==> run D <==
Design matmul_top, start of the top module:
module matmul_top
#(
    parameter BITS = 8,
    parameter DIM = 4
)
(
    input clk, rst_n, en,
    input [$clog2(DIM):0] m, n, p,
    input [DIM*DIM*BITS-1:0] mat_a,
    input [DIM*DIM*BITS-1:0] mat_b,
    output [DIM*DIM*BITS-1:0] mat_c,
    output done
);
make LEC_CHECK=0 CAP_MARGIN=20 CORE_MARGIN=2 CORE_UTILIZATION=71 CTS_CLUSTER_SIZE=35 SETUP_SLACK_MARGIN=2.61 SLEW_MARGIN=20 finish   # period 8.86 ns
run.sh (not shown) runs the stock make flow with config.mk's settings and CLKGATE_MAP_FILE=.
==> run Z: changes against run D <==
CORE_ASPECT_RATIO = 0.5   (was not set)
CORE_UTILIZATION = 72   (was 71)
CTS_CLUSTER_DIAMETER = 363   (was not set)
CTS_CLUSTER_SIZE = 95   (was 35)
PLACE_DENSITY = 0.6   (was not set)
SETUP_SLACK_MARGIN = not set   (was 2.61)
==> flow/constraint.sdc (replaced) <==
create_clock -name core_clock -period 5.17 [get_ports {clk}]
set_input_delay 1.0340 -clock core_clock [delete_from_list [all_inputs] [get_ports {clk}]]
set_output_delay 1.0340 -clock core_clock [all_outputs]
set_load 0.01 [all_outputs]
==> run X: changes against run D <==
CORE_UTILIZATION = 63   (was 71)
CTS_CLUSTER_SIZE = not set   (was 35)
PLACE_DENSITY = 0.6   (was not set)
SETUP_SLACK_MARGIN = 1.16   (was 2.61)
==> flow/constraint.sdc (replaced) <==
create_clock -name core_clock -period 8.37 [get_ports {clk}]
set_input_delay 1.6740 -clock core_clock [delete_from_list [all_inputs] [get_ports {clk}]]
set_output_delay 1.6740 -clock core_clock [all_outputs]
set_load 0.01 [all_outputs]
==> run A: changes against run D <==
CORE_UTILIZATION = 40   (was 71)
CTS_CLUSTER_SIZE = not set   (was 35)
PLACE_DENSITY = 0.6   (was not set)
SETUP_SLACK_MARGIN = not set   (was 2.61)
==> flow/constraint.sdc (replaced) <==
create_clock -name core_clock -period 10.1 [get_ports {clk}]
set_input_delay 2.0200 -clock core_clock [delete_from_list [all_inputs] [get_ports {clk}]]
set_output_delay 2.0200 -clock core_clock [all_outputs]
set_load 0.01 [all_outputs]
==> run_results.csv <==
group,metric,value,unit
status,error,"[ERROR GRT-0116] Global routing finished with congestion. Check the congestion regions in the DRC Viewer.",
global_route,grt_use_met1,85.0,%
placement,dpl.hpwl,224,mm
clocking,cts_resized,370,
global_route,met3_usage,73.9,%
status,stop_stage,"global routing",
clocking,cts_max_level,2,
floorplanning,dieArea,107000,µm²
status,status,"aborted with a tool error",
floorplanning,dieHeight,327,µm
# the run above: run D

==> run_results.csv <==
group,metric,value,unit
status,status,"timing/DRC/antenna clean",
logic_synthesis,syn_inst,7896,
global_route,met3_usage,8.10,%
finish,stdcell_area,89700,µm²
placement,dp.cells,10100,
detailed_routing,wl_met2,125,mm
floorplanning,dieArea,120000,µm²
global_route,grt_use_met1,54.3,%
placement,dpl.hpwl,204,mm
clocking,cts_resized,223,
power,sequentialPower,0.00469,W
clocking,cts_max_level,2,
# the run above: run X

==> run_results.csv <==
group,metric,value,unit
status,status,"aborted with a tool error",
status,stop_stage,"global routing",
status,error,"[ERROR GRT-0116] Global routing finished with congestion. Check the congestion regions in the DRC Viewer.",
floorplanning,io_pins,397,
logic_synthesis,ys_sh_xor,3.77,%
logic_synthesis,ys_cells,7896,
logic_synthesis,ys_seq_share,15.3,%
global_route,grt_use_met1,78.9,%
placement,dpl.hpwl,230,mm
floorplanning,dieArea,106000,µm²
floorplanning,dieHeight,231,µm
placement,gp_congestion,1.13,
global_route,met3_usage,61.2,%
logic_synthesis,synth_area,74100,µm²
logic_synthesis,mux_area_share,4.36,%
clocking,cts_resized,404,
clocking,cts_max_level,1,
clocking,cts_sinks,453,
# the run above: run Z

==> run_results.csv <==
group,metric,value,unit
finish,flop-count,453,
finish,post-route-util,45.7,%
worst_setup_path,startpoint,"n[1]",
placement,dpl.hpwl,200,mm
global_route,met3_usage,4.57,%
power,pwr-share-seq,13.5,%
status,status,"timing/DRC/antenna clean",
finish,fin_cells,10700,
floorplanning,dieArea,189000,µm²
sta,final-hold-violation-count,0,
floorplanning,dieHeight,434,µm
logic_synthesis,numSynthFlops,453,
# the run above: run A



==> inputs of run a <==
Starting RTL as in the previous note.
Design matmul_top, start of the top module:
module matmul_top
#(
    parameter BITS = 8,
    parameter DIM = 4
)
(
    input clk, rst_n, en,
    input [$clog2(DIM):0] m, n, p,
    input [DIM*DIM*BITS-1:0] mat_a,
    input [DIM*DIM*BITS-1:0] mat_b,
    output [DIM*DIM*BITS-1:0] mat_c,
    output done
);
==> flow/config.mk <==
export PLATFORM = sky130hd
export DESIGN_NAME = matmul_top
export DESIGN_NICKNAME = matmul_top
export VERILOG_FILES = /design/flow/design.v
export SDC_FILE = /design/flow/constraint.sdc
export NUM_CORES = 4
export LEC_CHECK = 0
export CAP_MARGIN = 20
export CORE_ASPECT_RATIO = 0.5
export CORE_MARGIN = 2
export CORE_UTILIZATION = 72
export CTS_CLUSTER_DIAMETER = 363
export CTS_CLUSTER_SIZE = 95
export PLACE_DENSITY = 0.36
export SLEW_MARGIN = 20
export TNS_END_PERCENT = 10
==> flow/constraint.sdc <==
create_clock -name core_clock -period 5.17 [get_ports {clk}]
set_input_delay 1.0340 -clock core_clock [delete_from_list [all_inputs] [get_ports {clk}]]
set_output_delay 1.0340 -clock core_clock [all_outputs]
set_load 0.01 [all_outputs]
==> run b: changes against run a <==
ABC_AREA = 0   (was unset)
CELL_PAD_IN_SITES_DETAIL_PLACEMENT = 0   (was unset)
CORE_ASPECT_RATIO = unset   (was 0.5)
CORE_UTILIZATION = 58   (was 72)
CTS_CLUSTER_DIAMETER = unset   (was 363)
CTS_CLUSTER_SIZE = unset   (was 95)
GPL_ROUTABILITY_DRIVEN = 0   (was unset)
PLACE_DENSITY = unset   (was 0.36)
SETUP_SLACK_MARGIN = -0.11   (was unset)
TNS_END_PERCENT = unset   (was 10)
==> flow/constraint.sdc (replaced) <==
create_clock -name core_clock -period 6.82 [get_ports {clk}]
set_input_delay 1.3640 -clock core_clock [delete_from_list [all_inputs] [get_ports {clk}]]
set_output_delay 1.3640 -clock core_clock [all_outputs]
set_load 0.01 [all_outputs]
==> run c: changes against run a <==
CORE_ASPECT_RATIO = unset   (was 0.5)
CORE_UTILIZATION = 63   (was 72)
CTS_CLUSTER_DIAMETER = unset   (was 363)
CTS_CLUSTER_SIZE = unset   (was 95)
MAX_ROUTING_LAYER = met4   (was unset)
PLACE_DENSITY = unset   (was 0.36)
SETUP_SLACK_MARGIN = 1.99   (was unset)
TNS_END_PERCENT = unset   (was 10)
==> flow/constraint.sdc (replaced) <==
create_clock -name core_clock -period 7.33 [get_ports {clk}]
set_input_delay 1.4660 -clock core_clock [delete_from_list [all_inputs] [get_ports {clk}]]
set_output_delay 1.4660 -clock core_clock [all_outputs]
set_load 0.01 [all_outputs]
==> run d: changes against run a <==
CORE_ASPECT_RATIO = unset   (was 0.5)
CORE_MARGIN = 6   (was 2)
CORE_UTILIZATION = 17   (was 72)
CTS_CLUSTER_DIAMETER = unset   (was 363)
CTS_CLUSTER_SIZE = unset   (was 95)
PLACE_DENSITY = unset   (was 0.36)
TNS_END_PERCENT = unset   (was 10)
==> flow/constraint.sdc (replaced) <==
create_clock -name core_clock -period 11.0 [get_ports {clk}]
set_input_delay 2.2000 -clock core_clock [delete_from_list [all_inputs] [get_ports {clk}]]
set_output_delay 2.2000 -clock core_clock [all_outputs]
set_load 0.01 [all_outputs]
==> CHANGELOG.md <==
### Metrics

* Outcome: finished clean
* Placed wire-length estimate at 232000 um
* Post_cts resized at 0
* Area post-placement at 84400 sq um
* CORE AREA at 432000 sq um
* Die y size at 672 um
* Met1 Usage GRT at 15.3%
* Placed insts at 13691
* GR Util met3 at 2.51%
* Standard-cell row count at 241
* Grt ovf at 0
* Die Size at 452000 sq um
* Met2 GRT Util at 20.3%
* Htree depth at 3
* GRT Overall Usage at 12.2%
* Setup bufs post-CTS at 0
* Pre-CTS setup slack at 343 ps
* Chip width at 672 um
[end of results for run d]
==> CHANGELOG.md <==
### Metrics

* Final setup viols at 53
* Chip width at 347 um
* Placed insts at 10238
* Final worst setup slack at -693 ps
* Violated checks: setup timing
* CORE AREA at 116000 sq um
* Setup bufs post-CTS at 101
* Met2 GRT Util at 74.5%
* Grt ovf at 0
* Post_cts resized at 430
* Area post-placement at 85900 sq um
* Placed wire-length estimate at 209000 um
* Outcome: finished with violations
[end of results for run c]
==> CHANGELOG.md <==
### Metrics

* Violated checks: setup timing
* Met2 GRT Util at 58.3%
* Pre-CTS setup slack at -2190 ps
* Met1 Usage GRT at 45.3%
* Htree depth at 2
* Placed insts at 10375
* Final setup viols at 54
* Grt ovf at 0
* Final worst setup slack at -869 ps
* Outcome: finished with violations
* Standard-cell row count at 131
* Die Size at 131000 sq um
* Setup bufs post-CTS at 75
[end of results for run b]
==> CHANGELOG.md <==
## Implementation

* Outcome: did not finish
* Failed at: global routing (5_1_grt)
* Stop err: [ERROR GRT-0232] Routing congestion too high. Check the congestion heatmap in the GUI.
* Chip width at 458 um
* Area post-placement at 86700 sq um
* Setup bufs post-CTS at 102
* Post_cts resized at 511
* Htree depth at 1
* GR Util met3 at 63.4%
* CORE AREA at 102000 sq um
* Met1 Usage GRT at 74.9%
* Standard-cell row count at 83
* Pre-CTS setup slack at -3670 ps
* Die Size at 106000 sq um
* Met2 GRT Util at 92.3%
* Grt ovf at 17
* Die y size at 231 um
* Placed wire-length estimate at 212000 um
[end of results for run a]


==> 11-21: inputs <==
==> flow/design.v <==
module tpumac
    #(parameter BITS_AB=8,
    parameter BITS_C=16)
    (
    input clk, rst_n, WrEn, en,
    input signed [BITS_AB-1:0] Ain,
    input signed [BITS_AB-1:0] Bin,
    input signed [BITS_C-1:0] Cin,
    output reg signed [BITS_AB-1:0] Aout,
    output reg signed [BITS_AB-1:0] Bout,
    output reg signed [BITS_C-1:0] Cout
    );
    logic signed [BITS_C-1:0] AxB, CPAB;
    always_ff @(posedge clk, negedge rst_n) begin
        if (!rst_n) begin
            Aout <= 0;
            Bout <= 0;
        end else if (en) begin
            Aout <= Ain;
            Bout <= Bin;
        end
    end
    always_ff @(posedge clk, negedge rst_n) begin
        if (!rst_n) begin
            Cout <= 0;
        end else if (WrEn) begin
            Cout <= Cin;
        end else if (en) begin
            Cout <= CPAB;
        end 
    end
    always_comb begin
        AxB = Ain * Bin;
        CPAB = AxB + Cout;
    end
endmodule
module systolic_array
#(
parameter BITS = 8,
parameter DIM = 32
)
(
input clk,rst_n,en,
input [DIM-1:0][BITS-1:0] A,
input [DIM-1:0][BITS-1:0] B,
output [DIM-1:0][DIM-1:0][BITS*2-1:0] Cout
);
logic [DIM-1:0][DIM-1:0][BITS-1:0] MACAin, MACBin, MACAout, MACBout;
logic [DIM-1:0][DIM-1:0][BITS*2-1:0] MACCout;
assign Cout = MACCout;
genvar gi, gj;
generate
    for (gi = 0 ; gi < DIM ; gi++) begin : row
        for (gj = 0 ; gj < DIM ; gj++) begin : col
            tpumac #(.BITS_AB(BITS), .BITS_C(BITS*2)) iDUT (
                .clk(clk), .rst_n(rst_n), .WrEn(1'b0), .en(en),
                .Ain(MACAin[gi][gj]), .Bin(MACBin[gi][gj]), .Cin({(BITS*2){1'b0}}),
                .Aout(MACAout[gi][gj]), .Bout(MACBout[gi][gj]), .Cout(MACCout[gi][gj])
            );
        end
    end
endgenerate
always_comb begin : ABCManager
    for (int i = 0 ; i < DIM ; i++) begin
        MACAin[i][0] = A[i];
        MACBin[0][i] = B[i];
    end
    for (int i = 0 ; i < DIM ; i++) begin
        for (int j = 1 ; j < DIM ; j++) begin
            MACAin[i][j] = MACAout[i][j-1];
        end
    end
    for (int i = 1 ; i < DIM ; i++) begin
        for (int j = 0 ; j < DIM ; j++) begin
            MACBin[i][j] = MACBout[i-1][j]; 
        end
    end
end
endmodule
module layoutA
#(
    parameter BITS = 8,  
    parameter DIM = 32  
)
(
    input [DIM-1:0][DIM-1:0][BITS-1:0] INA,
    input [$clog2(DIM):0] m, n, 
    output logic [DIM-1:0][DIM*2-2:0][BITS-1:0] OUTA
);
always_comb begin : ConnectionsA
    for (int row = 0 ; row < DIM ; row++) begin
        for (int col = 0 ; col < DIM*2-1 ; col++) begin
            if (col >= DIM*2-1-n-row && col <= DIM*2-2-row && row < m) begin
                OUTA[row][col] = INA[row][DIM*2-2-col-row];
            end else begin
                OUTA[row][col] = 0;
            end
        end
    end
end
endmodule
module layoutB
#(
    parameter BITS = 8,  
    parameter DIM = 32  
)
(
    input [DIM-1:0][DIM-1:0][BITS-1:0] INB,
    input [$clog2(DIM):0] n, p, 
    output logic [DIM*2-2:0][DIM-1:0][BITS-1:0] OUTB
);
always_comb begin : ConnectionsB
    for (int row = 0 ; row < DIM ; row++) begin
        for (int col = 0 ; col < DIM*2-1 ; col++) begin
            if (col >= DIM*2-1-n-row && col <= DIM*2-2-row && row < p) begin
                OUTB[col][row] = INB[DIM*2-2-col-row][row];
            end else begin
                OUTB[col][row] = 0;
            end
        end
    end
end
endmodule
module MATMUL 
#(
    parameter BITS = 8,  
    parameter DIM = 32  
)
(
    input clk, rst_n, en,
    input [$clog2(DIM):0] m, n, p,
    input [DIM-1:0][DIM-1:0][BITS-1:0] matrixDataA,
    input [DIM-1:0][DIM-1:0][BITS-1:0] matrixDataB,
    output logic [DIM-1:0][DIM-1:0][BITS-1:0] dataOut,
    output logic done
);
logic [$clog2(DIM*4):0] count;
logic [DIM-1:0][BITS-1:0] Ain, Bin;
logic [DIM-1:0][DIM-1:0][BITS*2-1:0] Cout;
logic [DIM-1:0][DIM*2-2:0][BITS-1:0] OUTA;
logic [DIM*2-2:0][DIM-1:0][BITS-1:0] OUTB;
layoutA #(.BITS(BITS), .DIM(DIM))
LayoutADUT (.INA(matrixDataA),.m(m),.n(n),.OUTA(OUTA));
layoutB #(.BITS(BITS), .DIM(DIM))
LayoutBDUT (.INB(matrixDataB),.n(n),.p(p),.OUTB(OUTB));
systolic_array #(.BITS(BITS), .DIM(DIM))
SysArrayDUT (.clk(clk), .rst_n(rst_n), .en(en), .A(Ain), .B(Bin), .Cout(Cout));
always @(posedge clk, negedge rst_n) begin
    if (!rst_n) begin
        count <= 0;
    end else if (done) begin
        count <= 0;
    end else if (en == 1) begin
        count <= count + 1;
    end
end
always_comb begin : DataFeeder
    for (int i = 0 ; i < DIM ; i++) begin
        if (count <= DIM*2-2) begin
            Ain[i] = OUTA[i][DIM*2-2-count];
            Bin[i] = OUTB[DIM*2-2-count][i];
        end else begin
            Ain[i] = 0;
            Bin[i] = 0;
        end
    end
    for (int i = 0 ; i < DIM ; i++) begin
        for (int j = 0 ; j < DIM ; j++) begin
            dataOut[i][j] = Cout[i][j] >> BITS;  
        end
    end
end
always_comb begin : howdone
    done = count == m+n+p-2 ? 1 : 0;
end
endmodule
module matmul_top
#(
    parameter BITS = 8,
    parameter DIM = 4
)
(
    input clk, rst_n, en,
    input [$clog2(DIM):0] m, n, p,
    input [DIM*DIM*BITS-1:0] mat_a,
    input [DIM*DIM*BITS-1:0] mat_b,
    output [DIM*DIM*BITS-1:0] mat_c,
    output done
);
MATMUL #(.BITS(BITS), .DIM(DIM)) u_matmul (
    .clk(clk), .rst_n(rst_n), .en(en),
    .m(m), .n(n), .p(p),
    .matrixDataA(mat_a), .matrixDataB(mat_b),
    .dataOut(mat_c), .done(done)
);
endmodule
==> flow/run.sh <==
#!/bin/bash
# the make line also repeats each setting of config.mk as NAME=value (left out here)
make -C /OpenROAD-flow-scripts/flow DESIGN_CONFIG=/design/flow/config.mk WORK_HOME=/design/flow/orfs CLKGATE_MAP_FILE= finish
==> flow/config.mk <==
export PLATFORM = sky130hd
export DESIGN_NAME = matmul_top
export DESIGN_NICKNAME = matmul_top
export VERILOG_FILES = /design/flow/design.v
export SDC_FILE = /design/flow/constraint.sdc
export NUM_CORES = 4
export LEC_CHECK = 0
export ABC_AREA = 0
export CAP_MARGIN = 20
export CELL_PAD_IN_SITES_DETAIL_PLACEMENT = 0
export CORE_MARGIN = 2
export CORE_UTILIZATION = 65
export GPL_ROUTABILITY_DRIVEN = 1
export MAX_ROUTING_LAYER = met4
export SETUP_SLACK_MARGIN = -0.11
export SLEW_MARGIN = 20
==> flow/constraint.sdc <==
create_clock -name core_clock -period 6.82 [get_ports {clk}]
set_input_delay 1.3640 -clock core_clock [delete_from_list [all_inputs] [get_ports {clk}]]
set_output_delay 1.3640 -clock core_clock [all_outputs]
set_load 0.01 [all_outputs]
==> 01-20: changes against 11-21 <==
Settings changed: ABC_AREA 0 to unset, CELL_PAD_IN_SITES_DETAIL_PLACEMENT 0 to unset, CORE_UTILIZATION 65 to 71, CTS_CLUSTER_SIZE set to 37, GPL_ROUTABILITY_DRIVEN 1 to unset, PLACE_DENSITY set to 0.6, SETUP_SLACK_MARGIN -0.11 to -0.55.
==> flow/constraint.sdc (replaced) <==
create_clock -name core_clock -period 6.84 [get_ports {clk}]
set_input_delay 1.3680 -clock core_clock [delete_from_list [all_inputs] [get_ports {clk}]]
set_output_delay 1.3680 -clock core_clock [all_outputs]
set_load 0.01 [all_outputs]
==> results <==
quantity                                                            01-20                     11-21
Clk sink count                                                        453                       453
Top-level I/O count                                                   397                       397
X dimension of the die                                           327.1 um                  341.7 um
Buffers inserted during post-CTS setup optimization                    39                        75
Area of the placeable core                                    103500 um^2               112800 um^2
Core Density at Floorplan                                          71.61%                    65.70%
Yosys warnings                                                         17                        17
Pre-CTS setup slack                                              -2278 ps                  -2480 ps
Most used standard cell by instance count after synthesis           inv_1                     inv_1
RePlAce Congestion                                                  1.155                     1.118
Total placed instance area                                     85850 um^2                86230 um^2
Number of gates resized after cts                                     150                       301
Placed wire-length estimate after detailed placement            224000 um                 214400 um
Max-area cell share                                                30.82%                    30.82%
Status                                                     did not finish  finished with violations
Stage where the flow stopped                                      5_1_grt                         -
Violated checks                                                         -              setup timing
Floorplan row count                                                   118                       123
Die Outline Area                                              107000 um^2               116700 um^2
Chip area line of the yosys report                             74120 um^2                74120 um^2
Ys flops                                                              453                       453
Placed Instances                                                    10160                     10290
Compound-gate portion of the synthesized area                      11.14%                    11.14%
Mux share of post-synthesis cell area                              4.362%                    4.362%
Summed instance area of the synthesized netlist                74120 um^2                74120 um^2
Simple-gate portion of the synthesized area                        13.93%                    13.93%
Die Span Y                                                       327.1 um                  341.7 um
Power is estimated from default activity; no workload was simulated.
